===== design/flow/run.sh =====
#!/bin/bash
# the make line also repeats each setting of config.mk as NAME=value (left out here)
make -C /OpenROAD-flow-scripts/flow DESIGN_CONFIG=/design/flow/config.mk WORK_HOME=/design/flow/orfs CLKGATE_MAP_FILE= finish

===== design/flow/config.mk =====
export PLATFORM = sky130hd
export DESIGN_NAME = asx_soupbintcp_itch
export DESIGN_NICKNAME = asx_soupbintcp_itch
export VERILOG_FILES = /design/flow/design.v
export SDC_FILE = /design/flow/constraint.sdc
export NUM_CORES = 4
export LEC_CHECK = 0
export CAP_MARGIN = 20
export CORE_MARGIN = 2
export CORE_UTILIZATION = 70
export CTS_CLUSTER_SIZE = 29
export HOLD_SLACK_MARGIN = 0.28
export SLEW_MARGIN = 20

===== design/flow/constraint.sdc =====
create_clock -name core_clock -period 2.71 [get_ports {clk}]
set_input_delay 0.5420 -clock core_clock [delete_from_list [all_inputs] [get_ports {clk}]]
set_output_delay 0.5420 -clock core_clock [all_outputs]
set_load 0.01 [all_outputs]

===== design/flow/design.v =====
module tcp_parser (
    input  wire        clk,
    input  wire        rst,
    input  wire        ip_payload_valid,
    input  wire [7:0]  ip_payload_data,
    input  wire        ip_payload_start,    
    input  wire        ip_payload_end,      
    output wire [15:0] tcp_src_port,
    output wire [15:0] tcp_dst_port,
    output wire [31:0] tcp_seq_num,
    output wire [31:0] tcp_ack_num,
    output wire [3:0]  tcp_data_offset,
    output wire [7:0]  tcp_flags,
    output wire [15:0] tcp_window,
    output wire        tcp_flag_syn,
    output wire        tcp_flag_ack,
    output wire        tcp_flag_fin,
    output wire        tcp_flag_rst,
    output wire        tcp_flag_psh,
    output reg         tcp_payload_valid,
    output reg  [7:0]  tcp_payload_data,
    output reg         tcp_payload_start,
    output reg         tcp_payload_end,
    output reg         tcp_header_valid,
    output reg         tcp_parse_error
);
    localparam [2:0] IDLE         = 3'd0,
                     PARSE_HEADER = 3'd1,
                     SKIP_OPTIONS = 3'd2,
                     PAYLOAD      = 3'd3,
                     ERROR_STATE  = 3'd4;
    reg [2:0]  state;
    reg [5:0]  byte_cnt;
    reg [15:0] src_port_reg;
    reg [15:0] dst_port_reg;
    reg [31:0] seq_num_reg;
    reg [31:0] ack_num_reg;
    reg [3:0]  data_offset_reg;
    reg [7:0]  flags_reg;
    reg [15:0] window_reg;
    reg [5:0]  header_len;
    reg        header_done;
    reg        payload_active;
    always @(posedge clk) begin
        if (rst) begin
            state           <= IDLE;
            byte_cnt        <= 6'd0;
            src_port_reg    <= 16'd0;
            dst_port_reg    <= 16'd0;
            seq_num_reg     <= 32'd0;
            ack_num_reg     <= 32'd0;
            data_offset_reg <= 4'd0;
            flags_reg       <= 8'd0;
            window_reg      <= 16'd0;
            header_len      <= 6'd0;
            header_done     <= 1'b0;
            payload_active  <= 1'b0;
            tcp_header_valid  <= 1'b0;
            tcp_parse_error   <= 1'b0;
            tcp_payload_start <= 1'b0;
            tcp_payload_end   <= 1'b0;
            tcp_payload_valid <= 1'b0;
        end else begin
            tcp_header_valid  <= 1'b0;
            tcp_parse_error   <= 1'b0;
            tcp_payload_start <= 1'b0;
            tcp_payload_end   <= 1'b0;
            tcp_payload_valid <= 1'b0;
            case (state)
                IDLE: begin
                    header_done    <= 1'b0;
                    payload_active <= 1'b0;
                    if (ip_payload_start && ip_payload_valid) begin
                        src_port_reg[15:8] <= ip_payload_data;
                        byte_cnt <= 6'd1;
                        state <= PARSE_HEADER;
                    end
                end
                PARSE_HEADER: begin
                    if (ip_payload_valid) begin
                        case (byte_cnt)
                            6'd1:  src_port_reg[7:0]   <= ip_payload_data;
                            6'd2:  dst_port_reg[15:8]  <= ip_payload_data;
                            6'd3:  dst_port_reg[7:0]   <= ip_payload_data;
                            6'd4:  seq_num_reg[31:24]  <= ip_payload_data;
                            6'd5:  seq_num_reg[23:16]  <= ip_payload_data;
                            6'd6:  seq_num_reg[15:8]   <= ip_payload_data;
                            6'd7:  seq_num_reg[7:0]    <= ip_payload_data;
                            6'd8:  ack_num_reg[31:24]  <= ip_payload_data;
                            6'd9:  ack_num_reg[23:16]  <= ip_payload_data;
                            6'd10: ack_num_reg[15:8]   <= ip_payload_data;
                            6'd11: ack_num_reg[7:0]    <= ip_payload_data;
                            6'd12: begin
                                data_offset_reg <= ip_payload_data[7:4];
                                header_len <= {ip_payload_data[7:4], 2'b00};
                            end
                            6'd13: flags_reg          <= ip_payload_data;
                            6'd14: window_reg[15:8]   <= ip_payload_data;
                            6'd15: window_reg[7:0]    <= ip_payload_data;
                            6'd19: begin
                                if (header_len > 6'd20) begin
                                    state <= SKIP_OPTIONS;
                                end else begin
                                    header_done <= 1'b1;
                                    tcp_header_valid <= 1'b1;
                                    state <= PAYLOAD;
                                end
                            end
                            default: ;
                        endcase
                        byte_cnt <= byte_cnt + 6'd1;
                        if (ip_payload_end && byte_cnt < 6'd19) begin
                            tcp_parse_error <= 1'b1;
                            state <= ERROR_STATE;
                        end
                    end
                end
                SKIP_OPTIONS: begin
                    if (ip_payload_valid) begin
                        byte_cnt <= byte_cnt + 6'd1;
                        if (byte_cnt >= header_len - 6'd1) begin
                            header_done <= 1'b1;
                            tcp_header_valid <= 1'b1;
                            state <= PAYLOAD;
                        end
                        if (ip_payload_end && byte_cnt < header_len - 6'd1) begin
                            tcp_parse_error <= 1'b1;
                            state <= ERROR_STATE;
                        end
                    end
                end
                PAYLOAD: begin
                    if (ip_payload_valid) begin
                        tcp_payload_valid <= 1'b1;
                        tcp_payload_data <= ip_payload_data;
                        if (!payload_active) begin
                            tcp_payload_start <= 1'b1;
                            payload_active <= 1'b1;
                        end
                        if (ip_payload_end) begin
                            tcp_payload_end <= 1'b1;
                            payload_active <= 1'b0;
                            state <= IDLE;
                        end
                    end
                end
                ERROR_STATE: begin
                    if (ip_payload_end)
                        state <= IDLE;
                end
                default: state <= IDLE;
            endcase
            if (ip_payload_end && state != IDLE && state != PAYLOAD) begin
                tcp_parse_error <= 1'b1;
                state <= IDLE;
            end
        end
    end
    assign tcp_src_port    = src_port_reg;
    assign tcp_dst_port    = dst_port_reg;
    assign tcp_seq_num     = seq_num_reg;
    assign tcp_ack_num     = ack_num_reg;
    assign tcp_data_offset = data_offset_reg;
    assign tcp_flags       = flags_reg;
    assign tcp_window      = window_reg;
    assign tcp_flag_fin = flags_reg[0];
    assign tcp_flag_syn = flags_reg[1];
    assign tcp_flag_rst = flags_reg[2];
    assign tcp_flag_psh = flags_reg[3];
    assign tcp_flag_ack = flags_reg[4];
endmodule
module soupbintcp_handler (
    input  wire        clk,
    input  wire        rst,
    input  wire        tcp_payload_valid,
    input  wire [7:0]  tcp_payload_data,
    input  wire        tcp_payload_start,
    input  wire        tcp_payload_end,
    output reg         itch_msg_valid,
    output reg  [7:0]  itch_msg_data,
    output reg         itch_msg_start,
    output reg         itch_msg_end,
    output wire        session_active,
    output wire [63:0] session_sequence,
    output wire [7:0]  pkt_type,
    output reg         pkt_type_valid,
    output reg         pkt_heartbeat,
    output reg         pkt_login_accepted,
    output reg         pkt_login_rejected,
    output reg         pkt_end_session,
    output wire [31:0] seq_data_count,
    output wire [31:0] heartbeat_count,
    output reg         parse_error
);
    localparam [7:0] SOUP_DEBUG          = 8'h2B;   
    localparam [7:0] SOUP_LOGIN_ACCEPTED = 8'h41;   
    localparam [7:0] SOUP_HEARTBEAT      = 8'h48;   
    localparam [7:0] SOUP_LOGIN_REJECTED = 8'h4A;   
    localparam [7:0] SOUP_SEQ_DATA       = 8'h53;   
    localparam [7:0] SOUP_UNSEQ_DATA     = 8'h55;   
    localparam [7:0] SOUP_END_SESSION    = 8'h5A;   
    localparam [2:0] IDLE            = 3'd0,
                     READ_LENGTH_MSB = 3'd1,
                     READ_LENGTH_LSB = 3'd2,
                     READ_TYPE       = 3'd3,
                     READ_PAYLOAD    = 3'd4,
                     SKIP_PAYLOAD    = 3'd5,
                     ERROR_STATE     = 3'd6;
    reg [2:0]  state;
    reg [15:0] pkt_length;
    reg [7:0]  pkt_type_reg;
    reg [15:0] payload_cnt;
    reg [15:0] payload_len;      
    reg        session_active_reg;
    reg [63:0] session_seq_reg;
    reg [31:0] seq_data_cnt;
    reg [31:0] heartbeat_cnt;
    reg        is_seq_data;
    reg        first_payload;
    always @(posedge clk) begin
        if (rst) begin
            state              <= IDLE;
            pkt_length         <= 16'd0;
            pkt_type_reg       <= 8'd0;
            payload_cnt        <= 16'd0;
            payload_len        <= 16'd0;
            session_active_reg <= 1'b0;
            session_seq_reg    <= 64'd0;
            seq_data_cnt       <= 32'd0;
            heartbeat_cnt      <= 32'd0;
            is_seq_data        <= 1'b0;
            first_payload      <= 1'b0;
            itch_msg_valid     <= 1'b0;
            itch_msg_start     <= 1'b0;
            itch_msg_end       <= 1'b0;
            pkt_type_valid     <= 1'b0;
            pkt_heartbeat      <= 1'b0;
            pkt_login_accepted <= 1'b0;
            pkt_login_rejected <= 1'b0;
            pkt_end_session    <= 1'b0;
            parse_error        <= 1'b0;
        end else begin
            itch_msg_valid     <= 1'b0;
            itch_msg_start     <= 1'b0;
            itch_msg_end       <= 1'b0;
            pkt_type_valid     <= 1'b0;
            pkt_heartbeat      <= 1'b0;
            pkt_login_accepted <= 1'b0;
            pkt_login_rejected <= 1'b0;
            pkt_end_session    <= 1'b0;
            parse_error        <= 1'b0;
            case (state)
                IDLE: begin
                    is_seq_data   <= 1'b0;
                    first_payload <= 1'b0;
                    if (tcp_payload_start && tcp_payload_valid) begin
                        pkt_length[15:8] <= tcp_payload_data;
                        state <= READ_LENGTH_LSB;
                    end else if (tcp_payload_valid) begin
                        pkt_length[15:8] <= tcp_payload_data;
                        state <= READ_LENGTH_LSB;
                    end
                end
                READ_LENGTH_MSB: begin
                    if (tcp_payload_valid) begin
                        pkt_length[15:8] <= tcp_payload_data;
                        state <= READ_LENGTH_LSB;
                    end
                end
                READ_LENGTH_LSB: begin
                    if (tcp_payload_valid) begin
                        pkt_length[7:0] <= tcp_payload_data;
                        state <= READ_TYPE;
                    end
                end
                READ_TYPE: begin
                    if (tcp_payload_valid) begin
                        pkt_type_reg <= tcp_payload_data;
                        pkt_type_valid <= 1'b1;
                        payload_len <= pkt_length - 16'd1;
                        payload_cnt <= 16'd0;
                        case (tcp_payload_data)
                            SOUP_HEARTBEAT: begin
                                pkt_heartbeat <= 1'b1;
                                heartbeat_cnt <= heartbeat_cnt + 32'd1;
                                state <= IDLE;
                            end
                            SOUP_LOGIN_ACCEPTED: begin
                                pkt_login_accepted <= 1'b1;
                                session_active_reg <= 1'b1;
                                if (pkt_length > 16'd1) state <= SKIP_PAYLOAD;
                                else                    state <= IDLE;
                            end
                            SOUP_LOGIN_REJECTED: begin
                                pkt_login_rejected <= 1'b1;
                                session_active_reg <= 1'b0;
                                if (pkt_length > 16'd1) state <= SKIP_PAYLOAD;
                                else                    state <= IDLE;
                            end
                            SOUP_END_SESSION: begin
                                pkt_end_session <= 1'b1;
                                session_active_reg <= 1'b0;
                                state <= IDLE;
                            end
                            SOUP_SEQ_DATA: begin
                                is_seq_data <= 1'b1;
                                first_payload <= 1'b1;
                                seq_data_cnt <= seq_data_cnt + 32'd1;
                                session_seq_reg <= session_seq_reg + 64'd1;
                                if (pkt_length > 16'd1) state <= READ_PAYLOAD;
                                else                    state <= IDLE;
                            end
                            SOUP_UNSEQ_DATA: begin
                                if (pkt_length > 16'd1) state <= SKIP_PAYLOAD;
                                else                    state <= IDLE;
                            end
                            SOUP_DEBUG: begin
                                if (pkt_length > 16'd1) state <= SKIP_PAYLOAD;
                                else                    state <= IDLE;
                            end
                            default: begin
                                parse_error <= 1'b1;
                                if (pkt_length > 16'd1) state <= SKIP_PAYLOAD;
                                else                    state <= IDLE;
                            end
                        endcase
                    end
                end
                READ_PAYLOAD: begin
                    if (tcp_payload_valid) begin
                        itch_msg_valid <= 1'b1;
                        itch_msg_data <= tcp_payload_data;
                        if (first_payload) begin
                            itch_msg_start <= 1'b1;
                            first_payload <= 1'b0;
                        end
                        payload_cnt <= payload_cnt + 16'd1;
                        if (payload_cnt >= payload_len - 16'd1) begin
                            itch_msg_end <= 1'b1;
                            state <= IDLE;
                        end
                        if (tcp_payload_end) begin
                            if (payload_cnt < payload_len - 16'd1)
                                itch_msg_end <= 1'b1;
                            state <= IDLE;
                        end
                    end
                end
                SKIP_PAYLOAD: begin
                    if (tcp_payload_valid) begin
                        payload_cnt <= payload_cnt + 16'd1;
                        if (payload_cnt >= payload_len - 16'd1)
                            state <= IDLE;
                        if (tcp_payload_end)
                            state <= IDLE;
                    end
                end
                ERROR_STATE: begin
                    if (tcp_payload_end)
                        state <= IDLE;
                end
                default: state <= IDLE;
            endcase
            if (tcp_payload_end && state != IDLE) begin
                if (state == READ_PAYLOAD && is_seq_data)
                    itch_msg_end <= 1'b1;
                state <= IDLE;
            end
        end
    end
    assign session_active   = session_active_reg;
    assign session_sequence = session_seq_reg;
    assign pkt_type         = pkt_type_reg;
    assign seq_data_count   = seq_data_cnt;
    assign heartbeat_count  = heartbeat_cnt;
endmodule
module asx_itch_parser (
    input  wire        clk,
    input  wire        rst,
    input  wire        itch_msg_valid,
    input  wire [7:0]  itch_msg_data,
    input  wire        itch_msg_start,
    input  wire        itch_msg_end,
    output reg         msg_valid,
    output wire [7:0]  msg_type,
    output reg         msg_error,
    output wire [31:0] timestamp,
    output wire [63:0] order_id,
    output wire [31:0] orderbook_id,
    output wire        side,
    output reg         add_order_valid,
    output reg         add_order_start,
    output wire [63:0] quantity,
    output wire [31:0] price,
    output wire [15:0] order_attributes,
    output reg         order_executed_valid,
    output wire [63:0] exec_quantity,
    output wire [63:0] match_id,
    output wire [31:0] combo_group_id,
    output reg         order_cancel_valid,
    output wire [63:0] cancel_quantity,
    output reg         order_delete_valid,
    output reg         order_replace_valid,
    output wire [63:0] new_order_id,
    output wire [63:0] new_quantity,
    output wire [31:0] new_price,
    output reg         directory_valid,
    output wire [63:0] symbol,
    output wire [95:0] isin,
    output wire [7:0]  price_decimals,
    output wire [31:0] round_lot_size,
    output reg         system_event_valid,
    output wire [7:0]  event_code,
    output wire [31:0] total_messages,
    output wire [31:0] parse_errors
);
    localparam [2:0] IDLE        = 3'd0,
                     READ_TYPE   = 3'd1,
                     COUNT_BYTES = 3'd2,
                     COMPLETE    = 3'd3,
                     ERROR_STATE = 3'd4;
    localparam [7:0] ASX_MSG_TIMESTAMP         = 8'h54;   
    localparam [7:0] ASX_MSG_SYSTEM_EVENT      = 8'h53;   
    localparam [7:0] ASX_MSG_ORDER_BOOK_DIR    = 8'h52;   
    localparam [7:0] ASX_MSG_COMBINATION_LEG   = 8'h4D;   
    localparam [7:0] ASX_MSG_TICK_SIZE         = 8'h4C;   
    localparam [7:0] ASX_MSG_ORDER_BOOK_STATE  = 8'h4F;   
    localparam [7:0] ASX_MSG_ADD_ORDER         = 8'h41;   
    localparam [7:0] ASX_MSG_ADD_ORDER_ATTRIB  = 8'h46;   
    localparam [7:0] ASX_MSG_ORDER_EXECUTED    = 8'h45;   
    localparam [7:0] ASX_MSG_ORDER_EXEC_PRICE  = 8'h43;   
    localparam [7:0] ASX_MSG_ORDER_CANCEL      = 8'h58;   
    localparam [7:0] ASX_MSG_ORDER_DELETE      = 8'h44;   
    localparam [7:0] ASX_MSG_ORDER_REPLACE     = 8'h55;   
    localparam [7:0] ASX_MSG_TRADE             = 8'h50;   
    localparam [7:0] ASX_MSG_CROSS_TRADE       = 8'h51;   
    localparam [7:0] ASX_MSG_BROKEN_TRADE      = 8'h42;   
    function [7:0] get_asx_msg_length;
        input [7:0] t;
        begin
            case (t)
                ASX_MSG_TIMESTAMP:        get_asx_msg_length = 8'd5;
                ASX_MSG_SYSTEM_EVENT:     get_asx_msg_length = 8'd6;
                ASX_MSG_ORDER_BOOK_DIR:   get_asx_msg_length = 8'd57;
                ASX_MSG_COMBINATION_LEG:  get_asx_msg_length = 8'd21;
                ASX_MSG_TICK_SIZE:        get_asx_msg_length = 8'd22;
                ASX_MSG_ORDER_BOOK_STATE: get_asx_msg_length = 8'd10;
                ASX_MSG_ADD_ORDER:        get_asx_msg_length = 8'd39;
                ASX_MSG_ADD_ORDER_ATTRIB: get_asx_msg_length = 8'd40;
                ASX_MSG_ORDER_EXECUTED:   get_asx_msg_length = 8'd31;
                ASX_MSG_ORDER_EXEC_PRICE: get_asx_msg_length = 8'd40;
                ASX_MSG_ORDER_CANCEL:     get_asx_msg_length = 8'd19;
                ASX_MSG_ORDER_DELETE:     get_asx_msg_length = 8'd15;
                ASX_MSG_ORDER_REPLACE:    get_asx_msg_length = 8'd45;
                ASX_MSG_TRADE:            get_asx_msg_length = 8'd37;
                ASX_MSG_CROSS_TRADE:      get_asx_msg_length = 8'd41;
                ASX_MSG_BROKEN_TRADE:     get_asx_msg_length = 8'd15;
                default:                  get_asx_msg_length = 8'd0;
            endcase
        end
    endfunction
    reg [2:0]  state;
    reg [7:0]  current_msg_type;
    reg [7:0]  expected_length;
    reg [7:0]  byte_counter;
    reg [31:0] timestamp_reg;
    reg [63:0] order_id_reg;
    reg [31:0] orderbook_id_reg;
    reg        side_reg;
    reg [63:0] quantity_reg;
    reg [31:0] price_reg;
    reg [15:0] order_attributes_reg;
    reg [63:0] exec_quantity_reg;
    reg [7:0]  event_code_reg;
    reg [31:0] msg_counter;
    reg [31:0] error_counter;
    wire [7:0] new_len = get_asx_msg_length(itch_msg_data);
    wire [8:0] byte_counter_p1 = {1'b0, byte_counter} + 9'd1;
    wire       last_byte       = byte_counter_p1 >= {1'b0, expected_length};
    always @(posedge clk) begin
        if (rst) begin
            state                <= IDLE;
            current_msg_type     <= 8'd0;
            expected_length      <= 8'd0;
            byte_counter         <= 8'd0;
            msg_counter          <= 32'd0;
            error_counter        <= 32'd0;
            msg_valid            <= 1'b0;
            msg_error            <= 1'b0;
            add_order_valid      <= 1'b0;
            add_order_start      <= 1'b0;
            order_executed_valid <= 1'b0;
            order_cancel_valid   <= 1'b0;
            order_delete_valid   <= 1'b0;
            order_replace_valid  <= 1'b0;
            directory_valid      <= 1'b0;
            system_event_valid   <= 1'b0;
        end else begin
            msg_valid            <= 1'b0;
            msg_error            <= 1'b0;
            add_order_valid      <= 1'b0;
            add_order_start      <= 1'b0;
            order_executed_valid <= 1'b0;
            order_cancel_valid   <= 1'b0;
            order_delete_valid   <= 1'b0;
            order_replace_valid  <= 1'b0;
            directory_valid      <= 1'b0;
            system_event_valid   <= 1'b0;
            case (state)
                IDLE: begin
                    if (itch_msg_start && itch_msg_valid) begin
                        current_msg_type <= itch_msg_data;
                        expected_length  <= new_len;
                        byte_counter     <= 8'd1;
                        if (itch_msg_data == ASX_MSG_ADD_ORDER)
                            add_order_start <= 1'b1;
                        if (new_len == 8'd0)
                            state <= ERROR_STATE;
                        else
                            state <= COUNT_BYTES;
                    end
                end
                READ_TYPE: begin
                    state <= IDLE;
                end
                COUNT_BYTES: begin
                    if (itch_msg_valid) begin
                        if (current_msg_type == ASX_MSG_ADD_ORDER) begin
                            case (byte_counter)
                            8'd1: timestamp_reg[31:24] <= itch_msg_data;
                            8'd2: timestamp_reg[23:16] <= itch_msg_data;
                            8'd3: timestamp_reg[15:8] <= itch_msg_data;
                            8'd4: timestamp_reg[7:0] <= itch_msg_data;
                            8'd5: order_id_reg[63:56] <= itch_msg_data;
                            8'd6: order_id_reg[55:48] <= itch_msg_data;
                            8'd7: order_id_reg[47:40] <= itch_msg_data;
                            8'd8: order_id_reg[39:32] <= itch_msg_data;
                            8'd9: order_id_reg[31:24] <= itch_msg_data;
                            8'd10: order_id_reg[23:16] <= itch_msg_data;
                            8'd11: order_id_reg[15:8] <= itch_msg_data;
                            8'd12: order_id_reg[7:0] <= itch_msg_data;
                            8'd13: orderbook_id_reg[31:24] <= itch_msg_data;
                            8'd14: orderbook_id_reg[23:16] <= itch_msg_data;
                            8'd15: orderbook_id_reg[15:8] <= itch_msg_data;
                            8'd16: orderbook_id_reg[7:0] <= itch_msg_data;
                            8'd17: side_reg <= (itch_msg_data == 8'h42);
                            8'd18: quantity_reg[63:56] <= itch_msg_data;
                            8'd19: quantity_reg[55:48] <= itch_msg_data;
                            8'd20: quantity_reg[47:40] <= itch_msg_data;
                            8'd21: quantity_reg[39:32] <= itch_msg_data;
                            8'd22: quantity_reg[31:24] <= itch_msg_data;
                            8'd23: quantity_reg[23:16] <= itch_msg_data;
                            8'd24: quantity_reg[15:8] <= itch_msg_data;
                            8'd25: quantity_reg[7:0] <= itch_msg_data;
                            8'd26: price_reg[31:24] <= itch_msg_data;
                            8'd27: price_reg[23:16] <= itch_msg_data;
                            8'd28: price_reg[15:8] <= itch_msg_data;
                            8'd29: price_reg[7:0] <= itch_msg_data;
                            8'd30: order_attributes_reg[15:8] <= itch_msg_data;
                            8'd31: order_attributes_reg[7:0] <= itch_msg_data;
                            default: ;
                            endcase
                        end else if (current_msg_type == ASX_MSG_ORDER_EXECUTED) begin
                            case (byte_counter)
                            8'd1: timestamp_reg[31:24] <= itch_msg_data;
                            8'd2: timestamp_reg[23:16] <= itch_msg_data;
                            8'd3: timestamp_reg[15:8] <= itch_msg_data;
                            8'd4: timestamp_reg[7:0] <= itch_msg_data;
                            8'd5: order_id_reg[63:56] <= itch_msg_data;
                            8'd6: order_id_reg[55:48] <= itch_msg_data;
                            8'd7: order_id_reg[47:40] <= itch_msg_data;
                            8'd8: order_id_reg[39:32] <= itch_msg_data;
                            8'd9: order_id_reg[31:24] <= itch_msg_data;
                            8'd10: order_id_reg[23:16] <= itch_msg_data;
                            8'd11: order_id_reg[15:8] <= itch_msg_data;
                            8'd12: order_id_reg[7:0] <= itch_msg_data;
                            8'd13: orderbook_id_reg[31:24] <= itch_msg_data;
                            8'd14: orderbook_id_reg[23:16] <= itch_msg_data;
                            8'd15: orderbook_id_reg[15:8] <= itch_msg_data;
                            8'd16: orderbook_id_reg[7:0] <= itch_msg_data;
                            8'd17: side_reg <= (itch_msg_data == 8'h42);
                            8'd18: exec_quantity_reg[63:56] <= itch_msg_data;
                            8'd19: exec_quantity_reg[55:48] <= itch_msg_data;
                            8'd20: exec_quantity_reg[47:40] <= itch_msg_data;
                            8'd21: exec_quantity_reg[39:32] <= itch_msg_data;
                            8'd22: exec_quantity_reg[31:24] <= itch_msg_data;
                            8'd23: exec_quantity_reg[23:16] <= itch_msg_data;
                            8'd24: exec_quantity_reg[15:8] <= itch_msg_data;
                            8'd25: exec_quantity_reg[7:0] <= itch_msg_data;
                            default: ;
                            endcase
                        end else if (current_msg_type == ASX_MSG_ORDER_DELETE) begin
                            case (byte_counter)
                            8'd1: timestamp_reg[31:24] <= itch_msg_data;
                            8'd2: timestamp_reg[23:16] <= itch_msg_data;
                            8'd3: timestamp_reg[15:8] <= itch_msg_data;
                            8'd4: timestamp_reg[7:0] <= itch_msg_data;
                            8'd5: order_id_reg[63:56] <= itch_msg_data;
                            8'd6: order_id_reg[55:48] <= itch_msg_data;
                            8'd7: order_id_reg[47:40] <= itch_msg_data;
                            8'd8: order_id_reg[39:32] <= itch_msg_data;
                            8'd9: order_id_reg[31:24] <= itch_msg_data;
                            8'd10: order_id_reg[23:16] <= itch_msg_data;
                            8'd11: order_id_reg[15:8] <= itch_msg_data;
                            8'd12: order_id_reg[7:0] <= itch_msg_data;
                            8'd13: orderbook_id_reg[31:24] <= itch_msg_data;
                            8'd14: orderbook_id_reg[23:16] <= itch_msg_data;
                            default: ;
                            endcase
                        end else if (current_msg_type == ASX_MSG_SYSTEM_EVENT) begin
                            case (byte_counter)
                            8'd1: timestamp_reg[31:24] <= itch_msg_data;
                            8'd2: timestamp_reg[23:16] <= itch_msg_data;
                            8'd3: timestamp_reg[15:8] <= itch_msg_data;
                            8'd4: timestamp_reg[7:0] <= itch_msg_data;
                            8'd5: event_code_reg <= itch_msg_data;
                            default: ;
                            endcase
                        end
                        if (last_byte)
                            state <= COMPLETE;
                        byte_counter <= byte_counter + 8'd1;
                        if (itch_msg_end) begin
                            if (!last_byte)
                                state <= ERROR_STATE;
                            else
                                state <= COMPLETE;
                        end
                    end
                end
                COMPLETE: begin
                    msg_counter <= msg_counter + 32'd1;
                    msg_valid <= 1'b1;
                    case (current_msg_type)
                        ASX_MSG_ADD_ORDER:      add_order_valid <= 1'b1;
                        ASX_MSG_ORDER_EXECUTED: order_executed_valid <= 1'b1;
                        ASX_MSG_ORDER_CANCEL:   order_cancel_valid <= 1'b1;
                        ASX_MSG_ORDER_DELETE:   order_delete_valid <= 1'b1;
                        ASX_MSG_ORDER_REPLACE:  order_replace_valid <= 1'b1;
                        ASX_MSG_ORDER_BOOK_DIR: directory_valid <= 1'b1;
                        ASX_MSG_SYSTEM_EVENT:   system_event_valid <= 1'b1;
                        default: ;
                    endcase
                    state <= IDLE;
                end
                ERROR_STATE: begin
                    msg_error <= 1'b1;
                    error_counter <= error_counter + 32'd1;
                    state <= IDLE;
                end
                default: state <= IDLE;
            endcase
        end
    end
    assign msg_type         = current_msg_type;
    assign timestamp        = timestamp_reg;
    assign order_id         = order_id_reg;
    assign orderbook_id     = orderbook_id_reg;
    assign side             = side_reg;
    assign quantity         = quantity_reg;
    assign price            = price_reg;
    assign order_attributes = order_attributes_reg;
    assign exec_quantity    = exec_quantity_reg;
    assign match_id         = 64'd0;
    assign combo_group_id   = 32'd0;
    assign cancel_quantity  = 64'd0;
    assign new_order_id     = 64'd0;
    assign new_quantity     = 64'd0;
    assign new_price        = 32'd0;
    assign symbol           = 64'd0;
    assign isin             = 96'd0;
    assign price_decimals   = 8'd0;
    assign round_lot_size   = 32'd0;
    assign event_code       = event_code_reg;
    assign total_messages   = msg_counter;
    assign parse_errors     = error_counter;
endmodule
module asx_soupbintcp_itch (
    input  wire        clk,
    input  wire        rst,
    input  wire        ip_payload_valid,
    input  wire [7:0]  ip_payload_data,
    input  wire        ip_payload_start,
    input  wire        ip_payload_end,
    output wire [15:0] tcp_src_port,
    output wire [15:0] tcp_dst_port,
    output wire [31:0] tcp_seq_num,
    output wire [31:0] tcp_ack_num,
    output wire [3:0] tcp_data_offset,
    output wire [7:0] tcp_flags,
    output wire [15:0] tcp_window,
    output wire tcp_flag_syn,
    output wire tcp_flag_ack,
    output wire tcp_flag_fin,
    output wire tcp_flag_rst,
    output wire tcp_flag_psh,
    output wire tcp_header_valid,
    output wire tcp_parse_error,
    output wire session_active,
    output wire [63:0] session_sequence,
    output wire [7:0] pkt_type,
    output wire pkt_type_valid,
    output wire pkt_heartbeat,
    output wire pkt_login_accepted,
    output wire pkt_login_rejected,
    output wire pkt_end_session,
    output wire [31:0] seq_data_count,
    output wire [31:0] heartbeat_count,
    output wire parse_error,
    output wire msg_valid,
    output wire [7:0] msg_type,
    output wire msg_error,
    output wire [31:0] timestamp,
    output wire [63:0] order_id,
    output wire [31:0] orderbook_id,
    output wire side,
    output wire add_order_valid,
    output wire add_order_start,
    output wire [63:0] quantity,
    output wire [31:0] price,
    output wire [15:0] order_attributes,
    output wire order_executed_valid,
    output wire [63:0] exec_quantity,
    output wire order_cancel_valid,
    output wire order_delete_valid,
    output wire order_replace_valid,
    output wire directory_valid,
    output wire system_event_valid,
    output wire [7:0] event_code,
    output wire [31:0] total_messages,
    output wire [31:0] parse_errors
);
    wire       tcp_payload_valid;
    wire [7:0] tcp_payload_data;
    wire       tcp_payload_start;
    wire       tcp_payload_end;
    wire       itch_tcp_valid;
    wire [7:0] itch_tcp_data;
    wire       itch_tcp_start;
    wire       itch_tcp_end;
    wire [63:0] unused_match_id;
    wire [31:0] unused_combo_group_id;
    wire [63:0] unused_cancel_quantity;
    wire [63:0] unused_new_order_id;
    wire [63:0] unused_new_quantity;
    wire [31:0] unused_new_price;
    wire [63:0] unused_symbol;
    wire [95:0] unused_isin;
    wire [7:0] unused_price_decimals;
    wire [31:0] unused_round_lot_size;
    tcp_parser tcp_parser_inst (
        .clk               (clk),
        .rst               (rst),
        .ip_payload_valid  (ip_payload_valid),
        .ip_payload_data   (ip_payload_data),
        .ip_payload_start  (ip_payload_start),
        .ip_payload_end    (ip_payload_end),
        .tcp_src_port      (tcp_src_port),
        .tcp_dst_port      (tcp_dst_port),
        .tcp_seq_num       (tcp_seq_num),
        .tcp_ack_num       (tcp_ack_num),
        .tcp_data_offset   (tcp_data_offset),
        .tcp_flags         (tcp_flags),
        .tcp_window        (tcp_window),
        .tcp_flag_syn      (tcp_flag_syn),
        .tcp_flag_ack      (tcp_flag_ack),
        .tcp_flag_fin      (tcp_flag_fin),
        .tcp_flag_rst      (tcp_flag_rst),
        .tcp_flag_psh      (tcp_flag_psh),
        .tcp_header_valid  (tcp_header_valid),
        .tcp_parse_error   (tcp_parse_error),
        .tcp_payload_valid (tcp_payload_valid),
        .tcp_payload_data  (tcp_payload_data),
        .tcp_payload_start (tcp_payload_start),
        .tcp_payload_end   (tcp_payload_end)
    );
    soupbintcp_handler soupbintcp_inst (
        .clk                (clk),
        .rst                (rst),
        .tcp_payload_valid  (tcp_payload_valid),
        .tcp_payload_data   (tcp_payload_data),
        .tcp_payload_start  (tcp_payload_start),
        .tcp_payload_end    (tcp_payload_end),
        .itch_msg_valid     (itch_tcp_valid),
        .itch_msg_data      (itch_tcp_data),
        .itch_msg_start     (itch_tcp_start),
        .itch_msg_end       (itch_tcp_end),
        .session_active     (session_active),
        .session_sequence   (session_sequence),
        .pkt_type           (pkt_type),
        .pkt_type_valid     (pkt_type_valid),
        .pkt_heartbeat      (pkt_heartbeat),
        .pkt_login_accepted (pkt_login_accepted),
        .pkt_login_rejected (pkt_login_rejected),
        .pkt_end_session    (pkt_end_session),
        .seq_data_count     (seq_data_count),
        .heartbeat_count    (heartbeat_count),
        .parse_error        (parse_error)
    );
    asx_itch_parser asx_itch_inst (
        .clk                  (clk),
        .rst                  (rst),
        .itch_msg_valid       (itch_tcp_valid),
        .itch_msg_data        (itch_tcp_data),
        .itch_msg_start       (itch_tcp_start),
        .itch_msg_end         (itch_tcp_end),
        .msg_valid            (msg_valid),
        .msg_type             (msg_type),
        .msg_error            (msg_error),
        .timestamp            (timestamp),
        .order_id             (order_id),
        .orderbook_id         (orderbook_id),
        .side                 (side),
        .add_order_valid      (add_order_valid),
        .add_order_start      (add_order_start),
        .quantity             (quantity),
        .price                (price),
        .order_attributes     (order_attributes),
        .order_executed_valid (order_executed_valid),
        .exec_quantity        (exec_quantity),
        .order_cancel_valid   (order_cancel_valid),
        .order_delete_valid   (order_delete_valid),
        .order_replace_valid  (order_replace_valid),
        .directory_valid      (directory_valid),
        .system_event_valid   (system_event_valid),
        .event_code           (event_code),
        .total_messages       (total_messages),
        .parse_errors         (parse_errors),
        .match_id             (unused_match_id),
        .combo_group_id       (unused_combo_group_id),
        .cancel_quantity      (unused_cancel_quantity),
        .new_order_id         (unused_new_order_id),
        .new_quantity         (unused_new_quantity),
        .new_price            (unused_new_price),
        .symbol               (unused_symbol),
        .isin                 (unused_isin),
        .price_decimals       (unused_price_decimals),
        .round_lot_size       (unused_round_lot_size)
    );
endmodule

==> results of run 1 <==
## layer usage
layer / GRT overflow / global-route usage
met1: 0 / 0.759
met2: 3 / 0.949
met5: 0 / 0.308
met4: 6 / 0.810
met3: 0 / 0.634
## per-stage QoR
step | setup slack, ns | util
after global placement | -0.218 | 0.903
after CTS | -0.233 | 0.962
after floorplan | -0.134 | -
after detailed placement | -0.416 | 0.903
## repair_timing
action / CTS
setup buffers: 4
pin swaps: 7
endpoints found under the setup margin: 203
gates resized: 45
==> summary.txt, run 1 <==
Results of the run.

The run stopped with a tool error. Progress stopped at global routing. The first error in the log reads "[ERROR GRT-0116] Global routing finished with congestion. Check the congestion regions in the DRC Viewer". The area fraction of the largest cell type after synthesis is 0.333. The post-synthesis cell area is 29700 um^2.

The area of the core is 41900 um^2. The count of buffers added on input and output ports is slightly below 700. Per the synthesis report, the simple-gate share of the synthesized area is 0.184. Global routing finished with a remaining overflow of 9. The number of cells in the yosys synthesis report is 2751. By area, the combinational part of the netlist is dominated by simple AND/OR/NAND/NOR gates. The number of placed instances with taps included is 3981.

Detailed placement reports a standard cell area of approximately 38000 um^2. The number of distinct standard cells referenced by the synthesized netlist is 69. The wire-length estimate of the detail-placed layout is 75500 um.

The die span in x is approximately 210 um. The total routing resource utilization after global routing is 0.780. The number of hold buffers added after CTS was 0. The chip area is 44000 um^2.

The number of core rows is 75. The clock tree root buffer cell is sky130_fd_sc_hd__clkbuf_16. Yosys reported that registers with async set or reset make up 0. The fraction of synthesized cell area in xor and xnor cells is 0.0579. Each instance of the synthesized netlist takes up on average 10.8 um^2. Yosys instantiated no cell more often than sky130_fd_sc_hd__dfxtp_1. The cell count after synthesis came out at around 2800.

Per the synthesis report, the adder-cell share of the synthesized area is 0.0190. For reference, the mux area share after synthesis is 0.0204. The vertical die dimension reported for this design is 210 um.

The synthesis area per yosys is 29700 um^2. 682 I/O pins were placed. After synthesis, the most frequently instantiated cells are sky130_fd_sc_hd__dfxtp_1 (436), sky130_fd_sc_hd__nor2_1 (350), sky130_fd_sc_hd__edfxtp_1 (329), sky130_fd_sc_hd__nand2_1 (286), sky130_fd_sc_hd__a21oi_1 (178). The area fraction in compound gates is 0.0640. No sink is reached through more buffers than the 3 on the longest clock path.

The number of CTS-inserted buffers is approximately 73. The cell type with the highest aggregate area in the netlist is sky130_fd_sc_hd__edfxtp_1. The clock H-tree reported by CTS has 3 levels. Routability-driven placement finished with a final weighted congestion of 0.911. For this configuration, the core starts out at a cell density of 0.709.

Clock tree synthesis found a total of ~770 sinks. After synthesis, the cell types taking the most area are sky130_fd_sc_hd__edfxtp_1 (33%), sky130_fd_sc_hd__dfxtp_1 (29%), sky130_fd_sc_hd__nor2_1 (4.4%). The total of flip-flops plus latches after synthesis is 765. The number of synthesis warnings is 3. Per Yosys stat, the portion of area used by sequential elements is 0.627. The leading register cell type out of synthesis is sky130_fd_sc_hd__dfxtp_1. The synthesized design contains 329 enable-type register cells. The post-synthesis net count is 2809.
==> inputs of run 2 (changes only) <==
- ABC_AREA: not set -> 1
- CORE_UTILIZATION: 70 -> 72
- CTS_CLUSTER_DIAMETER: not set -> 397
- CTS_CLUSTER_SIZE: 29 -> 95
- HOLD_SLACK_MARGIN: 0.28 -> not set
- SETUP_SLACK_MARGIN: not set -> 0.43
- TNS_END_PERCENT: not set -> 5
- clock period: 2.71 -> 1.45 ns (I/O delays scaled with it)
==> run 2 against run 1 <==
The run fails in detailed placement. Synthesized cell count is 30% higher. Die area up 4.6%. Synthesized area rose by 7.7%.
==> summary.txt, run 2 <==
Results of the run.

The flow did not finish. The step where the flow halted is detailed placement. The tool reported: "[ERROR DPL-0038] Utilization greater than 100%, impossible to legalize".

The synthesized area divided by synthesized cell count is 8.95 um^2. The die span in x is around 210 um. The count of input and output buffers is slightly below 700. The part of the Yosys area used for sequential elements is 0.583. The overall die height is 215 um. The number of instances in the synthesized netlist is 3567. Counting instances in the post-synthesis netlist gives the leading cell types as sky130_fd_sc_hd__nand2_1 (645), sky130_fd_sc_hd__dfxtp_1 (436), sky130_fd_sc_hd__inv_1 (423), sky130_fd_sc_hd__nor2_1 (418), sky130_fd_sc_hd__edfxtp_1 (329).

The area fraction in compound gates is 0.0985. The synthesized netlist was found by Yosys to have 3567 cells. The effective utilization at floorplan is 0.725. The post-synth tally of flip-flops with integrated enable is 329. The synthesized netlist has a Yosys-reported chip area of 31900 um^2. The cell-mix breakdown from Yosys lists the XOR/XNOR area share as 0.0261. The synthesis stats list as the most numerous cell sky130_fd_sc_hd__nand2_1. Summing every instance area after synthesis gives 31900 um^2.

Looking at area per cell type in the netlist, the leader is sky130_fd_sc_hd__edfxtp_1. The global placer's final weighted congestion is 1.10. The largest family of logic cells by area is simple AND/OR/NAND/NOR gates. Of the total synthesized cell area, the portion taken by AND, OR, NAND and NOR gates is 0.210.

For this run, asynchronously set or reset flops after synthesis account for 0. The number of placed I/O pins is 682. According to the floorplan log, the row count is 77. The area fraction of the dominant cell type after synthesis is 0.309. The multiplexer area fraction after synthesis is 0.

Among all flip-flop cells after synthesis, the most frequent one is sky130_fd_sc_hd__dfxtp_1. For reference, the top cells by area after synthesis are sky130_fd_sc_hd__edfxtp_1 (31%), sky130_fd_sc_hd__dfxtp_1 (27%), sky130_fd_sc_hd__nand2_1 (7.6%). In this run, the synthesized area fraction spent on adder and majority cells is recorded as 0.0176. Synthesis produced a netlist with a net count of 3625.

In this run, distinct cell masters in the synthesized netlist total 57. Per the OpenROAD floorplan log, the area of the die is 46100 um^2. The total of flip-flops plus latches after synthesis is 765. The region available for standard cell placement spans 44000 um^2. The number of synthesis warnings is 3.
==> run 2: through the flow <==
step,worst slack [ns],setup TNS [ns]
2_1_floorplan,-1.03,-205.24
3_3_place_gp,-1.17,-211.75
==> inputs of run 3 (changes only) <==
- CAP_MARGIN: 20 -> 40
- CELL_PAD_IN_SITES_DETAIL_PLACEMENT: not set -> 1
- CORE_ASPECT_RATIO: not set -> 1.54
- CORE_MARGIN: 2 -> 3
- CORE_UTILIZATION: 72 -> 52
- CTS_CLUSTER_DIAMETER: 397 -> 326
- CTS_CLUSTER_SIZE: 95 -> not set
- GPL_ROUTABILITY_DRIVEN: not set -> 1
- GPL_TIMING_DRIVEN: not set -> 1
- HOLD_SLACK_MARGIN: not set -> 0.12
- MAX_ROUTING_LAYER: not set -> met4
- MIN_ROUTING_LAYER: not set -> met2
- SETUP_SLACK_MARGIN: 0.43 -> not set
- SLEW_MARGIN: 20 -> 25
- TNS_END_PERCENT: 5 -> 60
- clock period: 1.45 -> 2.94 ns (I/O delays scaled with it)
==> run 3 against run 2 <==
The flow stops in global routing. Synthesized cell count did not move. Synthesized area did not move. Die area increased by 40%.
==> summary.txt, run 3 <==
Results of the run.

The number of cells in the yosys synthesis report is 3567. The total routing resource utilization after global routing is 0.955. The number of placed I/O pins is 682. Sorting the Yosys area breakdown by cell type puts at the top sky130_fd_sc_hd__edfxtp_1. Of the post-synthesis cell area, the dominant cell type holds 0.309. After synthesis, the mean cell area works out to 8.95 um^2. The number of instances in the synthesized netlist is 3567. Per the synthesis report, the AND-OR/OR-AND share of the synthesized area is 0.0985. The initial utilization of the core area, before any placement, comes to 0.526. At floorplan, the net count of the design was reported as 3625. After synthesis, the most frequently instantiated cells are sky130_fd_sc_hd__nand2_1 (645), sky130_fd_sc_hd__dfxtp_1 (436), sky130_fd_sc_hd__inv_1 (423), sky130_fd_sc_hd__nor2_1 (418), sky130_fd_sc_hd__edfxtp_1 (329). The fraction of the mapped netlist area in adder cells is 0.0176. The fraction of synthesized cell area in xor and xnor cells is 0.0261.

The synthesis report gives the async set-or-reset register share as 0. The first error in the log reads "[ERROR GRT-0116] Global routing finished with congestion. Check the congestion regions in the DRC Viewer". At the placement stage, the worst setup path has a slack of -0.381 ns. The congestion estimate from routability-driven global placement came to 1.06.

The overall die height is approximately 310 um. The number of synthesis warnings is 3. The post-cts hold buffer count is 0.

The count of input and output buffers is 681. The number of core rows is 112. The step where the flow halted is global routing. The cell area that synthesis handed to floorplanning was approximately 32000 um^2. The area of the core is 60700 um^2. In this run, the synthesized area fraction spent on and/or/nand/nor cells is recorded as 0.210.

Per the detailed placement report, the placed cell area equals ~40000 um^2. The largest family of logic cells by area is simple AND/OR/NAND/NOR gates. Summed over all layers, the global routing overflow is ~970. The synthesized netlist contains 57 unique library cells.

The total of flip-flops plus latches after synthesis is 765. The chip occupies 64500 um^2. Sorting the synthesized cells by area gives the leading types as sky130_fd_sc_hd__edfxtp_1 (31%), sky130_fd_sc_hd__dfxtp_1 (27%), sky130_fd_sc_hd__nand2_1 (7.6%). CTS reports a maximum clock tree buffer depth of 3.

In the post-synthesis netlist, the cell with the most instances is sky130_fd_sc_hd__nand2_1. The number of H-tree branching levels is 3. The synthesized design contains approximately 330 enable-type register cells.

The number of CTS-inserted buffers is 72. Post-synthesis, Yosys gives the total cell area as 31900 um^2. The flow did not finish. The leading register cell type out of synthesis is sky130_fd_sc_hd__dfxtp_1. The CTS log lists the clock sinks for this run as ~770. The part of the Yosys area used for sequential elements is 0.583. The multiplexer area fraction after synthesis is 0. The clock tree root buffer cell is sky130_fd_sc_hd__clkbuf_16. The die is ~210 um wide. The HPWL after detailed placement is ~100000 um.
==> run 3: layer usage <==
layer	track usage	GRT overflow
met2	0.958	221
met3	0.999	564
met1	-	-
met5	-	-
met4	0.882	189
==> run 3: what timing repair did <==
item | CTS
pin swaps | 20
buffers inserted | 10
resized | 44
setup endpoints to repair | 85
==> run 3: metrics by stage <==
stage / instances / util
floorplan: 3567 / -
global placement: 5037 / 0.660
detailed placement: 5038 / 0.660
CTS: 5179 / 0.703
==> inputs of run 4 (changes only) <==
- ABC_AREA: 1 -> not set
- CAP_MARGIN: 40 -> 20
- CELL_PAD_IN_SITES_DETAIL_PLACEMENT: 1 -> not set
- CORE_ASPECT_RATIO: 1.54 -> not set
- CORE_MARGIN: 3 -> 2
- CORE_UTILIZATION: 52 -> 66
- CTS_CLUSTER_DIAMETER: 326 -> not set
- CTS_CLUSTER_SIZE: not set -> 29
- GPL_ROUTABILITY_DRIVEN: 1 -> not set
- GPL_TIMING_DRIVEN: 1 -> not set
- HOLD_SLACK_MARGIN: 0.12 -> 0.3
- MAX_ROUTING_LAYER: met4 -> not set
- MIN_ROUTING_LAYER: met2 -> not set
- SETUP_SLACK_MARGIN: not set -> 0.56
- SLEW_MARGIN: 25 -> 20
- TNS_END_PERCENT: 60 -> not set
- clock period: 2.94 -> 2.02 ns (I/O delays scaled with it)
==> run 4 against run 3 <==
The flow stops in clock tree synthesis. Synthesized area is 7.1% lower. Synthesized cell count down 23%. Die area fell by 28%.
==> summary.txt, run 4 <==
Results of the run.

The flow did not finish. The step where the flow halted is clock tree synthesis. The first error in the log reads "[ERROR DPL-0038] Utilization greater than 100%, impossible to legalize". The final weighted congestion recorded by global placement is 0.925. Each instance of the synthesized netlist takes up on average 10.8 um^2.

According to the floorplan report, the total die area is 46600 um^2. In this run, the synthesized area fraction spent on xor and xnor cells is recorded as 0.0579. The fraction of registers with async set/reset is 0. The number of instances in the synthesized netlist is 2751. The number of cells reported by Yosys stat comes to ~2800.

The multiplexer area fraction after synthesis is 0.0204. The number of distinct standard cells referenced by the synthesized netlist is between 60 and 70. The leading register cell type out of synthesis is sky130_fd_sc_hd__dfxtp_1. The area fraction in compound gates is 0.0640. The post-synthesis net count is around 2800. Per the synthesis report, the dominant area consumer among library cells is sky130_fd_sc_hd__edfxtp_1. The post-synth tally of flip-flops with integrated enable is 329.

The part of the Yosys area used for sequential elements is 0.627. In the floorplan report the effective utilization is 0.669. The initialized floorplan defines 77 standard-cell rows.

In the synthesis report, Yosys lists the chip area as between 20000 and 30000 um^2. In this run, the synthesized area fraction spent on adder and majority cells is recorded as 0.0190. The area of the core is 44300 um^2. Synthesis inferred 765 register bits. For this run, the number of Yosys warnings is 3.

Buffers placed on the I/O ports in this run total around 680. Before CTS, the worst setup slack after placement is -0.886 ns. The number of placed I/O pins is 682. The post-synthesis cell area is 29700 um^2. The HPWL after detailed placement is 79200 um. The area fraction of the dominant cell type after synthesis is 0.333. Yosys reports that the most numerous cell types are sky130_fd_sc_hd__dfxtp_1 (436), sky130_fd_sc_hd__nor2_1 (350), sky130_fd_sc_hd__edfxtp_1 (329), sky130_fd_sc_hd__nand2_1 (286), sky130_fd_sc_hd__a21oi_1 (178).

According to the floorplan report, the die height is 216 um. The die is 216 um wide. The most common cell in the netlist is sky130_fd_sc_hd__dfxtp_1. Among the non-sequential cells, simple AND/OR/NAND/NOR gates take the most area. In this run, the synthesized area fraction spent on and/or/nand/nor cells is recorded as 0.184.

In the post-synthesis netlist, the biggest area contributors are sky130_fd_sc_hd__edfxtp_1 (33%), sky130_fd_sc_hd__dfxtp_1 (29%), sky130_fd_sc_hd__nor2_1 (4.4%).
-- run 4: through the flow --
stage / std cells / util / hold slack (ns) / area, um^2 / TNS (ns)
after floorplan: 2751 / - / 0.430 / 31500 / -66.85
after global placement: 4143 / 0.908 / 0.440 / 40200 / -57.37
after detailed placement: 4143 / 0.908 / 0.449 / 40200 / -107.90
==> inputs of run 5 (changes only) <==
- ABC_AREA: not set -> 1
- CELL_PAD_IN_SITES_DETAIL_PLACEMENT: not set -> 1
- CELL_PAD_IN_SITES_GLOBAL_PLACEMENT: not set -> 3
- CORE_ASPECT_RATIO: not set -> 1.76
- CORE_UTILIZATION: 66 -> 40
- CTS_CLUSTER_DIAMETER: not set -> 174
- CTS_CLUSTER_SIZE: 29 -> not set
- GPL_ROUTABILITY_DRIVEN: not set -> 0
- GPL_TIMING_DRIVEN: not set -> 0
- HOLD_SLACK_MARGIN: 0.3 -> not set
- PLACE_DENSITY_LB_ADDON: not set -> 0.21
- SETUP_SLACK_MARGIN: 0.56 -> -0.43
- TNS_END_PERCENT: not set -> 80
- clock period: 2.02 -> 5.0 ns (I/O delays scaled with it)
==> run 5 against run 4 <==
The flow stops in global placement. Die area is 76% higher. Synthesized cell count is 30% higher. Synthesized area is 7.7% higher.
==> summary.txt, run 5 <==
Results of the run.

Per the synthesis report, the simple-gate share of the synthesized area is 0.210. The region available for standard cell placement spans 79200 um^2. Per the synthesis report, the XOR/XNOR share of the synthesized area is 0.0261. The number of placed I/O pins is 682. The largest family of logic cells by area is simple AND/OR/NAND/NOR gates. At floorplan, the net count of the design was reported as approximately 3600. The floorplan step set the die width to 217 um. In this run, distinct cell masters in the synthesized netlist total 57. The multiplexer area fraction after synthesis is 0. The stage where the run came to a stop is global placement.

The cell type with the highest aggregate area in the netlist is sky130_fd_sc_hd__edfxtp_1. The post-synthesis cell area is 31900 um^2. The total of flip-flops plus latches after synthesis is between 700 and 800.

Of the post-synthesis cell area, the dominant cell type holds 0.309. The number of core rows is 137. The overall die height is 379 um. The synthesis area per yosys is 31900 um^2.

The run stopped with a tool error. Warnings reported by Yosys during synthesis add up to 3. Yosys attributes the largest share of cell area to sky130_fd_sc_hd__edfxtp_1 (31%), sky130_fd_sc_hd__dfxtp_1 (27%), sky130_fd_sc_hd__nand2_1 (7.6%). The synthesized netlist handed to floorplanning was reported with a cell count of between 3000 and 4000. The tool reported: "[ERROR FLW-0024] Place density exceeds 1.0 (current PLACE_DENSITY_LB_ADDON =  0.21). Please check if the value of  PLACE_DENSITY_LB_ADDON is between 0 and 0.99". Per the synth stats, the flop cell with the highest instance count is sky130_fd_sc_hd__dfxtp_1.

Yosys reports that the most numerous cell types are sky130_fd_sc_hd__nand2_1 (645), sky130_fd_sc_hd__dfxtp_1 (436), sky130_fd_sc_hd__inv_1 (423), sky130_fd_sc_hd__nor2_1 (418), sky130_fd_sc_hd__edfxtp_1 (329). Per the synthesis report, the AND-OR/OR-AND share of the synthesized area is 0.0985. Per the synthesis report, the adder-cell share of the synthesized area is 0.0176. The fraction of registers with async set/reset is 0.

Per the post-synthesis stats, the area per cell is 8.95 um^2. The most common cell in the netlist is sky130_fd_sc_hd__nand2_1. The effective utilization at floorplan is 0.403.

The chip area is 82200 um^2. The part of the Yosys area used for sequential elements is 0.583. The number of cells in the yosys synthesis report is around 3600. The post-synth tally of flip-flops with integrated enable is 329.
==> inputs of run 6 (changes only) <==
- CELL_PAD_IN_SITES_DETAIL_PLACEMENT: 1 -> 2
- CELL_PAD_IN_SITES_GLOBAL_PLACEMENT: 3 -> not set
- CORE_ASPECT_RATIO: 1.76 -> 1.54
- CORE_MARGIN: 2 -> 3
- CORE_UTILIZATION: 40 -> 48
- CTS_CLUSTER_DIAMETER: 174 -> not set
- GPL_TIMING_DRIVEN: 0 -> 1
- HOLD_SLACK_MARGIN: not set -> 0.12
- MAX_ROUTING_LAYER: not set -> met4
- PLACE_DENSITY_LB_ADDON: 0.21 -> not set
- SETUP_SLACK_MARGIN: -0.43 -> not set
- SLEW_MARGIN: 20 -> 25
- TNS_END_PERCENT: 80 -> 60
- clock period: 5.0 -> 3.36 ns (I/O delays scaled with it)
==> run 6 against run 5 <==
Die area down 15%. The flow stops in detailed placement. Synthesized cell count unchanged. Synthesized area unchanged.
==> summary.txt, run 6 <==
Results of the run.

The flow did not finish. The step where the flow halted is detailed placement. The tool reported: "[ERROR DPL-0033] detailed placement checks failed during check placement".

The fraction of synthesized cell area in xor and xnor cells is 0.0261. The effective utilization at floorplan is 0.488. Per the synthesis report, the AND-OR/OR-AND share of the synthesized area is 0.0985. The number of distinct standard cells referenced by the synthesized netlist is approximately 57. Measured against the total synthesized area, the mux share comes to 0.

The largest family of logic cells by area is simple AND/OR/NAND/NOR gates. The number of nets in the synthesized netlist is 3625. The share of synthesized area in the top cell type comes to 0.309. The area of the core is about 65000 um^2. Counting flops with an async set or reset pin after synthesis yields a share of 0. For reference, the top cells by area after synthesis are sky130_fd_sc_hd__edfxtp_1 (31%), sky130_fd_sc_hd__dfxtp_1 (27%), sky130_fd_sc_hd__nand2_1 (7.6%). After floorplanning, the die was sized to cover 69700 um^2. During synthesis, Yosys emitted a total of 3 warnings. The cell type with the highest aggregate area in the netlist is sky130_fd_sc_hd__edfxtp_1.

For this run the top cell type by instance count after synthesis was sky130_fd_sc_hd__nand2_1. For this run, the register share of the synthesized area comes to 0.583. The post-synthesis cell area is roughly 32000 um^2. The number of core rows is 116. The number of placed I/O pins is 682.

Yosys reported a register bit count of 765. The die span in x is approximately 210 um. The stat command in Yosys gives a chip area of 31900 um^2. The commonest cells after synthesis are sky130_fd_sc_hd__nand2_1 (645), sky130_fd_sc_hd__dfxtp_1 (436), sky130_fd_sc_hd__inv_1 (423), sky130_fd_sc_hd__nor2_1 (418), sky130_fd_sc_hd__edfxtp_1 (329). The cell-mix breakdown from Yosys lists the simple-gate area share as 0.210. Per the Yosys statistics, synthesis produced 3567 cells. Per the placement log, port buffering inserted 681 buffers. The synthesis report names the predominant flop master as sky130_fd_sc_hd__dfxtp_1. The number of instances in the synthesized netlist is 3567. The synthesized area divided by synthesized cell count is 8.95 um^2. Per the synthesis report, the adder-cell share of the synthesized area is 0.0176.

The overall die height is around 330 um. The post-synth tally of flip-flops with integrated enable is 329.
run 6: per-stage QoR:
| step | power [mW] | cell area, um^2 | cells | worst slack [ns] |
|---|---|---|---|---|
| 2_1_floorplan | 10.5 | 31900 | 3567 | 0.768 |
| 3_3_place_gp | 10.8 | 39900 | 5088 | 0.364 |
==> inputs of run 7 (changes only) <==
- ABC_AREA: 1 -> not set
- CELL_PAD_IN_SITES_DETAIL_PLACEMENT: 2 -> 1
- CELL_PAD_IN_SITES_GLOBAL_PLACEMENT: not set -> 3
- CORE_ASPECT_RATIO: 1.54 -> not set
- CORE_MARGIN: 3 -> 2
- CORE_UTILIZATION: 48 -> 40
- CTS_CLUSTER_DIAMETER: not set -> 120
- GPL_TIMING_DRIVEN: 1 -> not set
- HOLD_SLACK_MARGIN: 0.12 -> not set
- MAX_ROUTING_LAYER: met4 -> not set
- PLACE_DENSITY_LB_ADDON: not set -> 0.21
- SETUP_SLACK_MARGIN: not set -> 1.32
- SLEW_MARGIN: 25 -> 20
- TNS_END_PERCENT: 60 -> not set
- clock period: 3.36 -> 5.0 ns (I/O delays scaled with it)
==> run 7 against run 6 <==
The run now finishes clean. Die area up 9.5%. Synthesized cell count shrank 23%. Synthesized area fell by 7.1%.
==> summary.txt, run 7 <==
Latest figures from synthesis and place and route.

The pin closest to its max-slew limit shows a slew of between 1 and 1.5 ns. In this run, the synthesized area fraction spent on and/or/nand/nor cells is recorded as 0.184. The power per cell area is 327 nW/um^2. The element type at the critical path start is a flop. The part of the Yosys area used for sequential elements is 0.627.

The cell family contributing the most delay on the critical path is simple AND/OR/NAND/NOR gates. The fraction of the mapped netlist area in adder cells is 0.0190. Before CTS, the worst setup slack after placement is 1.20 ns.

For this sky-water flow run, the detailed-routed wirelength per cell is reported as about 24 um. The largest family of logic cells by area is simple AND/OR/NAND/NOR gates. The cell type with the highest aggregate area in the netlist is sky130_fd_sc_hd__edfxtp_1. Fill cells in the final layout number slightly below 8000. For this configuration, the core starts out at a cell density of 0.405. The overall die height is 276 um. The synthesized area divided by synthesized cell count is between 10 and 15 um^2. Setup total negative slack on the finished layout was measured at 0 ns. The worst slew slack as a fraction of its limit is 0.208. The clock-pin slew on the worst setup and hold paths is 0.06 ns. After synthesis, the most frequently instantiated cells are sky130_fd_sc_hd__dfxtp_1 (436), sky130_fd_sc_hd__nor2_1 (350), sky130_fd_sc_hd__edfxtp_1 (329), sky130_fd_sc_hd__nand2_1 (286), sky130_fd_sc_hd__a21oi_1 (178). The flow ran to the end and the layout has no timing, DRC or antenna violations. Yosys attributes the largest share of cell area to sky130_fd_sc_hd__edfxtp_1 (33%), sky130_fd_sc_hd__dfxtp_1 (29%), sky130_fd_sc_hd__nor2_1 (4.4%). According to the timing report, the arrival time at the worst endpoint equals 3.84 ns. The type of the setup path with the least slack is reg2reg. Per the timing report, the most critical flop-to-flop path originates at asx_itch_inst.current_msg_type[7].

The part of the power in registers is 0.493. The multiplexer area fraction after synthesis is 0.0204. The post-synthesis net count is 2809.

The TritonCTS clock tree is done. The element type at the critical path end is a flop. The first routing iteration left 1335 violations. The critical path ends at asx_itch_inst.quantity_reg[54].

The critical path starts at asx_itch_inst.current_msg_type[7]. Synthesis produced a netlist whose cell count is 2751. Per the run summary, max-cap violations total 0. Per the post-route antenna check, the number of violating nets is 0. In the synthesized netlist the dominant register cell turns out to be sky130_fd_sc_hd__dfxtp_1.

STA lists the endpoint of the worst register-to-register path as asx_itch_inst.quantity_reg[54]. The HPWL after detailed placement is 75900 um. The report puts the cell count of the worst reg-to-reg path at 5. In this run the layout overhead on the synthesized area is reported as 36.0%. After synthesis, the share of flip-flops with an asynchronous set or reset is 0. Setup slack closes at 1.43 ns. The area fraction of the dominant cell type after synthesis is 0.333. The number of placed I/O pins is 682.

The reg-to-reg setup timing slack is 1.43 ns. The number of cells in the yosys synthesis report is 2751. Per the CTS log, the maximum H-tree level is 3. The count of input and output buffers is 681. Post-route period utilization is reported as 0.715. The later pin in the worst-skew pair is clocked with a latency of about 0.65 ns.

Setup violations remaining at the end of the flow were counted as 0. The slowest cell on the critical path is sky130_fd_sc_hd__or3_1. Per the OpenROAD power report, leakage power amounts to 13.7 nW. Ranked by power, first place goes to sequential cells. The first global-routing pass estimated between 150000 and 200000 um of wire.

Setup repair after global routing could not meet its margin everywhere. The tree is rooted in a sky130_fd_sc_hd__clkbuf_16. In the final design database the tool counted around 3500 nets. The completed layout was analyzed and its total power is 13.2 mW. The detailed-route DRC error count is 0. The detailed-route vias per instance is 5.36. By instance count, the leading cell after synthesis is sky130_fd_sc_hd__dfxtp_1. Per the CTS log, the buffer count on the longest clock path is 3. Final hold analysis gives a worst-case slack of ~0.45 ns. The critical path runs through a total of 5 cells. The peak clock frequency supported by timing is 0.280 GHz. The tally of OpenROAD warnings is 39. The pin count of the biggest net entering global routing is roughly 250. The total congestion overflow is 0. The power report puts the net switching power at 2.86 mW.

The number of iterations in the first detailed-routing pass is 5. The floorplan has 99 rows. The tightest min-delay check is of the reg2reg type. Total global-route track usage over all layers is 0.274. The number of inserted diodes is 0. The share of total power dissipated in combinational logic is 0.015. The clock period minus final worst setup slack is ~3.6 ns. Walking the worst path, the cells encountered are or4b_2 > nor3_1 > nand2_1 > or3_1 > nor2_1. Once layout is complete, the utilization of the core stands at 0.551. The clock network power reported by the tool is 6.48 mW. The count of pins over their slew limit is 0. In this run, the synthesized area fraction spent on xor and xnor cells is recorded as 0.0579. The flow reports power dissipated in combinational cells as 200 uW. The netlist uses 69 different library cells. STA lists the startpoint of the worst hold path as tcp_parser_inst.ack_num_reg[0]. The terminating pin of the worst hold path is tcp_parser_inst.ack_num_reg[0]. The largest driver fanout on the critical path is 11.

Across the routed clock network, the largest skew measured is 0.0299 ns. The post-synth tally of flip-flops with integrated enable is 329. The initial antenna violation count is 0. The sequential power reported by the tool is 6.49 mW. Per the final timing report, the hold violations number 0. The number of CTS-inserted buffers is 83.

The synthesis area per yosys is between 20000 and 30000 um^2. For this run, the number of Yosys warnings is 3. The number of global-route vias before repair is 24431.

The largest voltage drop on the vdd net is 257 uV. According to the CTS report, the clock sink count is approximately 770. At the worst endpoint, the required time is 5.27 ns. The share of total power in the clock network is 0.492. The area fraction in compound gates is 0.0640. Summed over all layers, the routed wires come to approximately 110000 um. The area of the core is 73200 um^2. In this run the cell area of the synthesized design comes to 29700 um^2. The internal power summed over all cells is approximately 10 mW. Per the post-run analysis, buffers plus inverters along the critical path come to 0. Measured along the x axis, the die boundary spans about 280 um.

Per the OpenROAD floorplan log, the area of the die is 76300 um^2. Along the worst hold path, the cell count comes to 2. The peak per-stage delay on the critical path is around 0.73 ns. The fraction of power spent switching nets is 0.217.

The total number of vias is about 24000. In this run, synthesis produced a sequential element count of between 700 and 800.
## run 7: through the flow
step,cells,area [um^2]
5_1_grt,4438,40300
3_3_place_gp,4278,37400
6_report,4438,40300
3_5_place_dp,4278,37400
2_1_floorplan,2751,29700
4_1_cts,4432,40200
## run 7: layout make-up
type	count	area (um^2)	area share
sequential	765	18600	0.461
multi-input combinational	1780	10300	0.255
timing repair buffer	712	7090	0.176
clock buffer	113	2280	0.0565
tap	959	1200	0.0298
clock inverter	41	614	0.0152
inverter	68	255	0.00633
## run 7: metal layers
layer  up-vias  part of all wire  GRT usage  wire length [um]
met5         -                 0          0                 0
met3       187             0.065     0.0703              6910
met2       713              0.50      0.482             53600
li1      11017                 -          -                 -
met1     11852              0.39      0.313             41500
met4         0             0.045      0.122              4860
## run 7: repair_timing
action	4_1_cts	5_1_grt
hold buffers	0	0
pin swaps	1	2
cloned	0	1
gates resized	0	3
endpoints found under the setup margin	20	151
setup buffers	0	3
==> inputs of run 8 (changes only) <==
- CELL_PAD_IN_SITES_DETAIL_PLACEMENT: 1 -> not set
- CELL_PAD_IN_SITES_GLOBAL_PLACEMENT: 3 -> not set
- CORE_UTILIZATION: 40 -> 62
- CTS_CLUSTER_DIAMETER: 120 -> not set
- GPL_ROUTABILITY_DRIVEN: 0 -> not set
- PLACE_DENSITY_LB_ADDON: 0.21 -> not set
- SETUP_SLACK_MARGIN: 1.32 -> not set
- clock period: 5.0 -> 3.77 ns (I/O delays scaled with it)
==> run 8 against run 7 <==
Clock power up 18%. Critical endpoint is now soupbintcp_inst.session_seq_reg[49]. Combinational power increased by 28%. Highest routed layer unchanged. Critical path depth increased by 1.
==> summary.txt, run 8 <==
Latest figures from synthesis and place and route.

The flow ran to the end and the layout has no timing, DRC or antenna violations. sky130_fd_sc_hd__edfxtp_1 takes more of the synthesized area than any other cell. The clock passes through at most 3 buffers.

Warnings reported by Yosys during synthesis add up to 3. The pin count of the biggest net entering global routing is 230. In this run the VDD rail shows a maximum IR drop of 348 uV.

Measured against the total synthesized area, the mux share comes to 0.0204. Setup repair after global routing left no endpoint under its margin. The count of input and output buffers is 681. The type of the setup path with the least slack is reg2reg. The routed layout has 24606 vias.

The most common cell in the netlist is sky130_fd_sc_hd__dfxtp_1. The final layout net count is 3464. Combinational power for this build is around 260 uW. The area of all placed cells without fillers is 39500 um^2. The number of instances in the synthesized netlist is 2751. During I/O placement, the number of pins put on the boundary was around 680. The TritonCTS clock tree is done. The number of global-route vias before repair was 23748. The detailed-route vias per instance is 6.03. For this sky-water flow run, the detailed-routed wirelength per cell is reported as around 24 um. Of the post-synthesis cell area, the dominant cell type holds 0.333. The clock latency at the later pin of the worst-skew pair is 0.61 ns.

For the clock group, total power comes out at approximately 7.7 mW. The element type at the critical path end is a flop. The synthesis run shows the most used standard cells to be sky130_fd_sc_hd__dfxtp_1 (436), sky130_fd_sc_hd__nor2_1 (350), sky130_fd_sc_hd__edfxtp_1 (329), sky130_fd_sc_hd__nand2_1 (286), sky130_fd_sc_hd__a21oi_1 (178).

The worst hold path terminates at tcp_parser_inst.seq_num_reg[10]. The effective utilization at floorplan is 0.625. For reference, the post-synthesis area per instance comes to 10.8 um^2. The required time at the worst endpoint is listed as 4.29 ns. The clock tree root buffer cell is sky130_fd_sc_hd__clkbuf_16.

After filler insertion, the fill cell instance count of the layout stands at about 2700. The number of distinct standard cells referenced by the synthesized netlist is 69. TritonRoute reported its final design rule violation total as 0. The startpoint of the tightest hold check path is tcp_parser_inst.seq_num_reg[10]. After the first detailed-routing iteration, the DRC count stood at roughly 2200. The first TritonRoute pass finished after 6 iterations. The instance area at placement is 37000 um^2. Post-CTS repair changed the size of 0 cells. Of the available clock period, the critical path in the final layout requires 0.903. On the final layout, the worst clock skew is 0.0180 ns. For the pin with the worst max-slew slack, the measured transition is between 1 and 1.5 ns. Across all hold checks on the routed design, the worst slack comes to 0.457 ns. Per the synth stats, the proportion of register bits with asynchronous set or reset is 0.

The global route stage reports its total congestion overflow as 0. The count of pins over their slew limit is 0. The element type at the critical path start is a flop. Per the synthesis report, the adder-cell share of the synthesized area is 0.0190. The leakage component of the power is 13.5 nW. The launching element of the worst setup path is tcp_parser_inst.tcp_payload_data[7]. The sequential power is 8.61 mW. Of the total power, the clock network draws 0.464. The area of the core is 47400 um^2.

The HPWL after detailed placement is 67900 um. Between the synthesized netlist and the finished layout, the area growth was recorded as 33.3%. The internal power summed over all cells is 13.2 mW. The group with the largest share of power is sequential cells. The first global-routing pass estimated 147000 um of wire.

The type of the worst min-delay path is reg2reg. The number of setup buffers added after CTS is 0. Total power normalized to cell area comes to 418 nW/um^2. Row generation in the floorplan step produced 80 rows. The worst slew slack as a fraction of its limit is 0.265. The chip area is around 50000 um^2. The total routing resource utilization after global routing is 0.389.

The clock-pin slew on the worst setup and hold paths is 0.06 ns. Ranked by total cell area, the synthesized netlist is headed by sky130_fd_sc_hd__edfxtp_1 (33%), sky130_fd_sc_hd__dfxtp_1 (29%), sky130_fd_sc_hd__nor2_1 (4.4%). Of the total power, registers draw 0.521.

The count of buffering cells on the critical path with inverters included is 0. The slowest cell on the critical path is sky130_fd_sc_hd__or4_1. Of the synthesized area, sequential elements account for 0.627.
## run 8: layout make-up
| cell class | instances | area, um^2 | area share |
|---|---|---|---|
| clock buffers | 101 | 2080 | 0.0525 |
| repair buffers | 718 | 7130 | 0.180 |
| clock inverters | 33 | 427 | 0.0108 |
| well taps | 615 | 769 | 0.0195 |
| multi-input cells | 1779 | 10300 | 0.260 |
| diodes | 2 | 5.00 | 0.000127 |
| inverters | 68 | 255 | 0.00646 |
| flip-flops and latches | 765 | 18600 | 0.471 |
## run 8: per-layer routing
layer  global-route usage  part of all wire  wire [um]
met4                0.217             0.061       6070
met1                0.431              0.35      34100
met5                    0                 0          0
met3                0.129              0.11      10500
met2                0.659              0.49      48100
## run 8: metrics by stage
step / utilization / setup slack [ns] / cells
final: 0.833 / 0.367 / 4081
after global routing: 0.833 / 0.127 / 4081
after CTS: 0.833 / 0.385 / 4078
after detailed placement: 0.780 / 0.363 / 3944
after global placement: 0.780 / 0.529 / 3944
after floorplan: - / 0.925 / 2751
Power figures rest on the tool's default switching activity, not on a simulated workload.
